## non_restoring_divider
module non_restoring_divider #(
    parameter DATA_WIDTH = 32
) (
    input  logic                    clk_i,
    input  logic                    clk_en_i,
    input  logic                    rst_n_i,
    input  logic [DATA_WIDTH - 1:0] dividend_i,
    input  logic [DATA_WIDTH - 1:0] divisor_i,
    input  logic                    data_valid_i,
    output logic [DATA_WIDTH - 1:0] quotient_o,
    output logic [DATA_WIDTH - 1:0] remainder_o,
    output logic                    divide_by_zero_o,
    output logic                    data_valid_o,
    output logic                    idle_o
);
clock: 6.55 ns
lec_check: 0
cap_margin: 25
cell_pad_in_sites_detail_placement: 0
cell_pad_in_sites_global_placement: 0
core_aspect_ratio: 0.5
core_margin: 2
core_utilization: 56
cts_cluster_diameter: 356
cts_cluster_size: 98
gpl_routability_driven: 0
gpl_timing_driven: 1
place_density_lb_addon: 0.28
slew_margin: 20
tns_end_percent: 10
run.sh (not shown) runs the stock make flow with config.mk's settings and CLKGATE_MAP_FILE=.
Then changed:
CORE_ASPECT_RATIO = unset   (was 0.5)
CORE_UTILIZATION = 66   (was 56)
CTS_CLUSTER_DIAMETER = unset   (was 356)
CTS_CLUSTER_SIZE = 70   (was 98)
GPL_ROUTABILITY_DRIVEN = unset   (was 0)
PLACE_DENSITY_LB_ADDON = unset   (was 0.28)
clock period = 4.16 ns   (was 6.55 ns; I/O delays follow)
With this change the flow completed and failed the layout checks on setup timing.
Design area is higher by 9.0%.
Sequential share of layout area is lower by 2.5 points.
Worst hold slack improves by 0.047 ns.
Critical path depth does not change.
Cell count is higher by 3.4%.
Area after synthesis is unchanged.
Non-clock buffer count is higher by 74.
Sequential power is higher by 58%.
Then changed:
CAP_MARGIN = 20   (was 25)
CELL_PAD_IN_SITES_DETAIL_PLACEMENT = unset   (was 0)
CELL_PAD_IN_SITES_GLOBAL_PLACEMENT = unset   (was 0)
CORE_UTILIZATION = 52   (was 66)
CTS_CLUSTER_SIZE = unset   (was 70)
GPL_TIMING_DRIVEN = unset   (was 1)
TNS_END_PERCENT = unset   (was 10)
clock period = 4.58 ns   (was 4.16 ns; I/O delays follow)
=>
- With this change the flow finished with timing, DRC and antenna clean
- die area went up by a quarter to a third
- cell area went down by a few percent
- sequential power went down by roughly a tenth
- clock-buffer cell count went up by 1
- worst hold slack is worse by 0.039 ns
- critical path depth went down by 1
- total power went down by about a fifth
- wire length went down by about a fifth
Then changed:
ABC_AREA = 1   (was unset)
CORE_UTILIZATION = 72   (was 52)
CTS_CLUSTER_DIAMETER = 361   (was unset)
CTS_CLUSTER_SIZE = 97   (was unset)
PLACE_DENSITY_LB_ADDON = 0.0   (was unset)
SETUP_SLACK_MARGIN = 1.3   (was unset)
TNS_END_PERCENT = 10   (was unset)
The changed run aborted during 5_1_grt on DPL-0038.
Synthesized area climbs by 23%.
Synthesized cell count grows by 80%.
Die area fell by 11%.


== run A ==
The RTL this note starts from:
==> flow/design.v <==
module non_restoring_divider #(
    parameter DATA_WIDTH = 32
) (
    input  logic                    clk_i,
    input  logic                    clk_en_i,
    input  logic                    rst_n_i,
    input  logic [DATA_WIDTH - 1:0] dividend_i,
    input  logic [DATA_WIDTH - 1:0] divisor_i,
    input  logic                    data_valid_i,
    output logic [DATA_WIDTH - 1:0] quotient_o,
    output logic [DATA_WIDTH - 1:0] remainder_o,
    output logic                    divide_by_zero_o,
    output logic                    data_valid_o,
    output logic                    idle_o
);
    localparam COUNTER_WIDTH = $clog2(DATA_WIDTH);
    typedef enum logic [1:0] {IDLE, DIVIDE, RESTORE} fsm_state_t;
    typedef struct packed {
        logic                    rem_sign;
        logic [DATA_WIDTH - 1:0] remainder;
        logic [DATA_WIDTH - 1:0] quotient;
    } result_t;
    fsm_state_t state_CRT, state_NXT;
        always_ff @(posedge clk_i) begin : state_register
            if (!rst_n_i) begin
                state_CRT <= IDLE;
            end else if (clk_en_i) begin
                state_CRT <= state_NXT;
            end
        end : state_register
    result_t partial_CRT, partial_NXT;
    logic [DATA_WIDTH - 1:0] divisor_CRT, divisor_NXT;
        always_ff @(posedge clk_i) begin : datapath_register
            if (clk_en_i) begin
                partial_CRT <= partial_NXT;
                divisor_CRT <= divisor_NXT;
            end
        end : datapath_register
    logic [COUNTER_WIDTH - 1:0] iter_count_CRT, iter_count_NXT;
        always_ff @(posedge clk_i) begin : counter 
            if (clk_en_i) begin
                iter_count_CRT <= iter_count_NXT;
            end
        end : counter 
    logic divide_by_zero_CRT, divide_by_zero_NXT;
        always_ff @(posedge clk_i) begin : status_register
            if (!rst_n_i) begin
                divide_by_zero_CRT <= 1'b0;
            end else if (clk_en_i) begin
                divide_by_zero_CRT <= divide_by_zero_NXT;
            end
        end : status_register
    result_t pair_shifted;
        always_comb begin : fsm_logic 
            divide_by_zero_NXT = divide_by_zero_CRT;
            iter_count_NXT = iter_count_CRT;
            partial_NXT = partial_CRT;
            divisor_NXT = divisor_CRT;
            state_NXT = state_CRT;
            pair_shifted = 'b0;
            remainder_o = partial_CRT.remainder;
            data_valid_o = 1'b0;
            idle_o = 1'b0;
            case (state_CRT) 
                IDLE: begin 
                    if (data_valid_i) begin
                        state_NXT = DIVIDE;
                    end
                    divide_by_zero_NXT = (divisor_i == '0);
                    partial_NXT.rem_sign = 1'b0;
                    partial_NXT.quotient = dividend_i;
                    partial_NXT.remainder = '0;
                    divisor_NXT = divisor_i;
                    iter_count_NXT = '0;
                    idle_o = 1'b1;
                end
                DIVIDE: begin
                    state_NXT = (iter_count_CRT == (DATA_WIDTH - 1)) ? RESTORE : state_CRT;
                    iter_count_NXT = iter_count_CRT + 1;
                    pair_shifted = partial_CRT << 1; 
                    if (partial_CRT.rem_sign) begin
                        {partial_NXT.rem_sign, partial_NXT.remainder} = {pair_shifted.rem_sign, pair_shifted.remainder} + divisor_CRT;
                    end else begin
                        {partial_NXT.rem_sign, partial_NXT.remainder} = {pair_shifted.rem_sign, pair_shifted.remainder} - divisor_CRT;
                    end
                    partial_NXT.quotient = {pair_shifted.quotient[DATA_WIDTH - 1:1], !partial_NXT.rem_sign};
                end
                RESTORE: begin
                    state_NXT = IDLE;
                    data_valid_o = 1'b1;
                    idle_o = 1'b0;
                    if (partial_CRT.rem_sign) begin
                        {partial_NXT.rem_sign, partial_NXT.remainder} = {partial_CRT.rem_sign, partial_CRT.remainder} + divisor_CRT;
                    end
                    remainder_o = partial_NXT.remainder;
                end
            endcase
        end : fsm_logic
    assign quotient_o = partial_CRT.quotient;
    assign divide_by_zero_o = divide_by_zero_CRT;
endmodule
make LEC_CHECK=0 ABC_AREA=1 CAP_MARGIN=25 CELL_PAD_IN_SITES_DETAIL_PLACEMENT=0 CELL_PAD_IN_SITES_GLOBAL_PLACEMENT=0 CORE_MARGIN=2 CORE_UTILIZATION=72 GPL_TIMING_DRIVEN=1 SLEW_MARGIN=25 TNS_END_PERCENT=10 finish   # period 4.42 ns
[inputs] run B vs run A
- a change of GPL_TIMING_DRIVEN from 1 to 0
- an added PLACE_DENSITY_LB_ADDON of 0.15
- a deleted ABC_AREA that had been 1
- a change of CELL_PAD_IN_SITES_DETAIL_PLACEMENT from 0 to 2
- a change of SLEW_MARGIN from 25 to 20
- a change of CORE_UTILIZATION from 72 to 36
- a change of the clock period (ns, I/O delays scaled along) from 4.42 to 6.55
- On path depth of the worst reg2reg path, the lower figure sits with run B, not run A.
- Compared with run A, run B shows a higher die size.
- Combinational gate power in run B vs run A: down 33%
- Non-clock buffer instance count of the final layout, run B and run A: larger value in run B
- Re setup slack: run A was lower than run B.
- Comparing the two runs side by side, run B comes out behind run A on aggregate routed wire length.
- Comparing run B and run A, the lower layout-stage area growth over the synthesis result is on run A.
diff inputs: run B => run C
- CELL_PAD_IN_SITES_DETAIL_PLACEMENT removed (was 2)
- CAP_MARGIN changed from 25 to 20
- PLACE_DENSITY_LB_ADDON removed (was 0.15)
- GPL_TIMING_DRIVEN removed (was 0)
- CELL_PAD_IN_SITES_GLOBAL_PLACEMENT removed (was 0)
- TNS_END_PERCENT removed (was 10)
- CORE_UTILIZATION changed from 36 to 58
- the clock period (ns, I/O delays scaled along) changed from 6.55 to 5.24
Findings:
- Run B: flow completed, timing, DRC and antenna clean
- Run C finished every step from synthesis to the final layout, and the layout passed the timing, DRC and antenna checks.
- Diff run B -> run C: wire length went down, smallest hold slack went down, die area now smaller, later-pin clock latency in the skew report went down.
- Compare run B and run C | non-clock buffer count lower: run C
--- input diff run C..run D ---
- CTS_CLUSTER_SIZE now 60, previously not set
- CORE_UTILIZATION now 38, was 58
- the clock period (ns, I/O delays scaled along) now 6.0, was 5.24
## What came out
- Run D has core utilization below what run C had.
- Switching power, run D vs run C: down by more than 10%
- When run D is set beside run C, its die boundary height turns out to be about 23% larger.
- Summary of run D over run C: sequential cell power now smaller; total power moved down.
- Run C reports its termination of the worst setup path as remainder_o[31] while run D reports remainder_o[30].
diff inputs: run D => run E
- CAP_MARGIN now 30, was 20
- CELL_PAD_IN_SITES_DETAIL_PLACEMENT now 1, previously not set
- HOLD_SLACK_MARGIN now 0.25, previously not set
==> comparison <==
Summary — sequential share of power, run E relative to run D: lower, by 0.6 points. Delta (run E minus run D): total power moved up; final-layout worst hold slack shrank by 0.016 ns; post-route minimum period rose 0.0095 ns. Per the comparison of run E with run D, final count of hold timing violations comparable; first-pass GRT wire length now larger; met3 routed wirelength now larger. Comparing run E with run D, the clock-pin slew reported for the worst setup and hold paths after clock tree synthesis came out essentially unchanged. Relative to run D, average detailed-routed wire length per instance increased by 1.7 um in run E. Overall global routing resource usage, run E and run D: lower on run D.
Here is what was changed in the inputs of run F compared with run E.
- CORE_ASPECT_RATIO newly set to 0.5
- CORE_UTILIZATION changed from 38 to 59
- CTS_CLUSTER_DIAMETER newly set to 275
- CELL_PAD_IN_SITES_DETAIL_PLACEMENT removed (was 1)
- CTS_CLUSTER_SIZE changed from 60 to 97
- SETUP_SLACK_MARGIN newly set to 0.7
- CAP_MARGIN changed from 30 to 20
- TNS_END_PERCENT newly set to 15
- HOLD_SLACK_MARGIN removed (was 0.25)
==> comparison <==
Non-clock buffer share of cell area was lower in the run labelled run E.
Run F against run E: synthesized cell count did not really move; global-route usage went up 7.6 points.
Compared to run E, run F has share of power burned in combinational logic 0.2 points higher.


== xenon ==
// non_restoring_divider: RTL as listed in full above, without the edits since
Settings: LEC_CHECK=0, ABC_AREA=1, CAP_MARGIN=20, CORE_MARGIN=2, CORE_UTILIZATION=72, CTS_CLUSTER_DIAMETER=234, CTS_CLUSTER_SIZE=10, PLACE_DENSITY=0.4, SLEW_MARGIN=20; clock period 3.87 ns.
From the logs: xenon reached the end of the flow and failed the layout checks with negative setup slack.
Inputs modified between xenon and quartz:
Settings: ABC_AREA: 1 -> unset; PLACE_DENSITY: 0.4 -> unset; CORE_UTILIZATION: 72 -> 68; CTS_CLUSTER_SIZE: 10 -> 35; CTS_CLUSTER_DIAMETER: 234 -> unset; the clock period (ns, I/O delays scaled along): 3.87 -> 4.48.
### Flow results
- FAIL: xenon; every other run in quartz and xenon is clean
- In xenon the implementation ran to completion but is not tape-out ready, as the final checks report negative setup slack.
- Fraction of power spent switching nets sits lower in quartz than in xenon.
- quartz ended up with a lower switching power than xenon did.
- quartz ended with more number of clock buffers in the layout than xenon.
### quartz -> nickel
Settings: CORE_UTILIZATION now 72, was 68; PLACE_DENSITY_LB_ADDON now 0.27, previously not set; the clock period (ns, I/O delays scaled along) now 4.26, was 4.48.
Notes after the runs:
- Looking at final weighted congestion in routability-driven placement across quartz and nickel, the one that comes out lower is nickel.
- No final results exist for nickel, since it was stopped by error GRT-0232 during global routing (5_1_grt).
- Looking only at post-DP HPWL, and setting everything else aside, the higher value of quartz and nickel goes to nickel.
- Status: depth of the CTS H-tree parity (nickel, quartz)
- Comparing nickel against quartz, there is no change at all in number of synthesized flops with an enable pin.
- Area fraction in compound gates after synthesis: quartz vs nickel identical
Here is what was changed in the inputs of cedar compared with nickel.
Settings: setting TNS_END_PERCENT to 10 for the first time; setting ABC_AREA to 1 for the first time; setting CTS_CLUSTER_DIAMETER to 280 for the first time; removing PLACE_DENSITY_LB_ADDON (formerly 0.27); changing CTS_CLUSTER_SIZE from 35 to 97; changing the clock period (ns, I/O delays scaled along) from 4.26 to 4.5.
### Flow results
Compared with nickel, cedar shows synthesized area per cell that has gone down by more than a quarter. In summary, cedar completed successfully, with a layout that passed the timing, DRC and antenna checks. Status: nickel FAILED at global routing (5_1_grt) (tool error). Row sequential cell area fraction in the yosys report: cedar lower / nickel higher. Comparing yosys-reported design area after synthesis for nickel and cedar, the smaller number came from nickel. Measured against each other, nickel and cedar differ in cell count after synthesis, the lower figure coming from nickel. Relative to nickel, pre-CTS setup slack has gone up in cedar.
The inputs of amber differ from those of cedar as listed below.
Settings: CTS_CLUSTER_DIAMETER no longer set, was 280; CTS_CLUSTER_SIZE no longer set, was 97; CORE_UTILIZATION now 58, was 72; ABC_AREA no longer set, was 1; TNS_END_PERCENT no longer set, was 10; the clock period (ns, I/O delays scaled along) now 4.19, was 4.5.
--- outcome ---
STATUS run=amber STAGES=ALL_DONE FINAL_CHECKS=FAILED CAUSE=negative setup slack. Final hold slack (higher): amber. Clock network fraction of design power in amber is 2.3 points below cedar. Compared to cedar, amber has number of gates resized after CTS 46 higher. amber ended up with divisor_CRT[2]$_DFFE_PP_ as its launching instance or port of the critical path; cedar ended up with divisor_CRT[0]$_DFFE_PP_. Looking only at end-of-flow core utilization, and setting everything else aside, the lower value of cedar and amber goes to amber. Re share of the cycle needed by the critical path after routing: cedar and amber aren't equal, and the lower value belongs to cedar. Going from cedar to amber, number of placed instances, taps included shrank by more than a quarter. Diff cedar..amber | remaining number of nets flagged by the antenna check after routing | unchanged. Note that the non-clock buffer count recorded for cedar amounts to 0.54 times the value seen in amber. | post-synthesis mux area share | lower: cedar |.


== job 9170 ==
RTL: the design.v shown in full above, as it stands there.
clock: 4.19 ns
lec_check: 0
cap_margin: 20
core_margin: 2
core_utilization: 70
cts_cluster_diameter: 361
cts_cluster_size: 36
hold_slack_margin: -0.04
slew_margin: 20
Job 9170 never completed, since it errored out during 5_1_grt.
> inputs changed (job 9170 -> job 2475)
- clearing HOLD_SLACK_MARGIN, which used to be -0.04
- clearing CTS_CLUSTER_DIAMETER, which used to be 361
- clearing CTS_CLUSTER_SIZE, which used to be 36
- swapping 70 for 40 in CORE_UTILIZATION
- swapping 4.19 for 5.24 in the clock period (ns, I/O delays scaled along)
## What came out
Job 2475: done, clean on timing, DRC and antenna. From job 2475 to job 9170, register bit total from synthesis did not move at all. Row count up about 33% in job 2475 wrt job 9170. [compare] base=job 9170 new=job 2475: setup slack at placement up 0.73 ns, post-placement cell count went up by 56, placed standard-cell area fell by about 2.3%, gate count after technology mapping essentially unchanged. In the tables for job 9170 and job 2475, die area reads lower with job 9170.
Input-level comparison between job 6977 and job 2475:
- an added CTS_CLUSTER_DIAMETER of 275
- an added TNS_END_PERCENT of 90
- an added CORE_ASPECT_RATIO of 1.43
- an added CTS_CLUSTER_SIZE of 98
- a change of the clock period (ns, I/O delays scaled along) from 5.24 to 6.0
--- outcome ---
- Power share of the clock group: lower on job 2475
- Lower core box area goes to job 2475 over job 6977.
- The final reports for job 6977 and job 2475 show sequential share of cell area higher in the former.
- On max-slew headroom at the worst pin: between job 2475 and job 6977, it ends up higher for job 6977.
Input-level comparison between job 6980 and job 6977:
- changing CORE_ASPECT_RATIO from 1.43 to 0.5
- setting SETUP_SLACK_MARGIN to -0.27 for the first time
- changing TNS_END_PERCENT from 90 to 15
- changing CORE_UTILIZATION from 40 to 58
Going from job 6977 to job 6980, the full die area was found to have gone down by 6900 um^2. As of job 6980, non-clock buffer instance count of the final layout had fallen slightly compared to job 6977. The cell total after placement reported for job 6980 is smaller than that of job 6977 by 67. Relative to job 6977, path length in cells of the critical path has decreased by 1 in job 6980. Design area shrinks slightly when moving from job 6977 to job 6980. First-iteration DRC count: job 6980 higher than job 6977. In job 6980 the setup slack after layout turned out 0.035 ns lower than in job 6977.
#### Input delta (job 7149 over job 6980)
- swapping 98 for 97 in CTS_CLUSTER_SIZE
- swapping -0.27 for -0.11 in SETUP_SLACK_MARGIN
- putting CELL_PAD_IN_SITES_GLOBAL_PLACEMENT at 2 where nothing was set
- putting GPL_ROUTABILITY_DRIVEN at 0 where nothing was set
- swapping 58 for 40 in CORE_UTILIZATION
Post-detailed-routing wire length delta (job 7149 − job 6980): unfavourable
Between job 6980 and job 7149, the latest clock arrival within the worst-skew pair figures differ only marginally.
The combinational power was comparable across job 7149 and job 6980.
The number of core rows in job 6980 is 0.816 times that in job 7149.
Count of cells resized by post-cts repair essentially unchanged between job 7149 and job 6980.
Compared with job 6980, job 7149 shows a floorplan core density that is 19 points lower.
Job 7149 has net switching power figure above what job 6980 had.
The final reports for job 7149 and job 6980 show period utilization higher in the former.
Compared with job 6980, in job 7149 post-CTS clock slew at the launch and capture registers of the worst setup and hold paths held steady, horizontal extent of the die grew by about 20%.
No activity file was given, so power comes from the tool's default toggle rates.
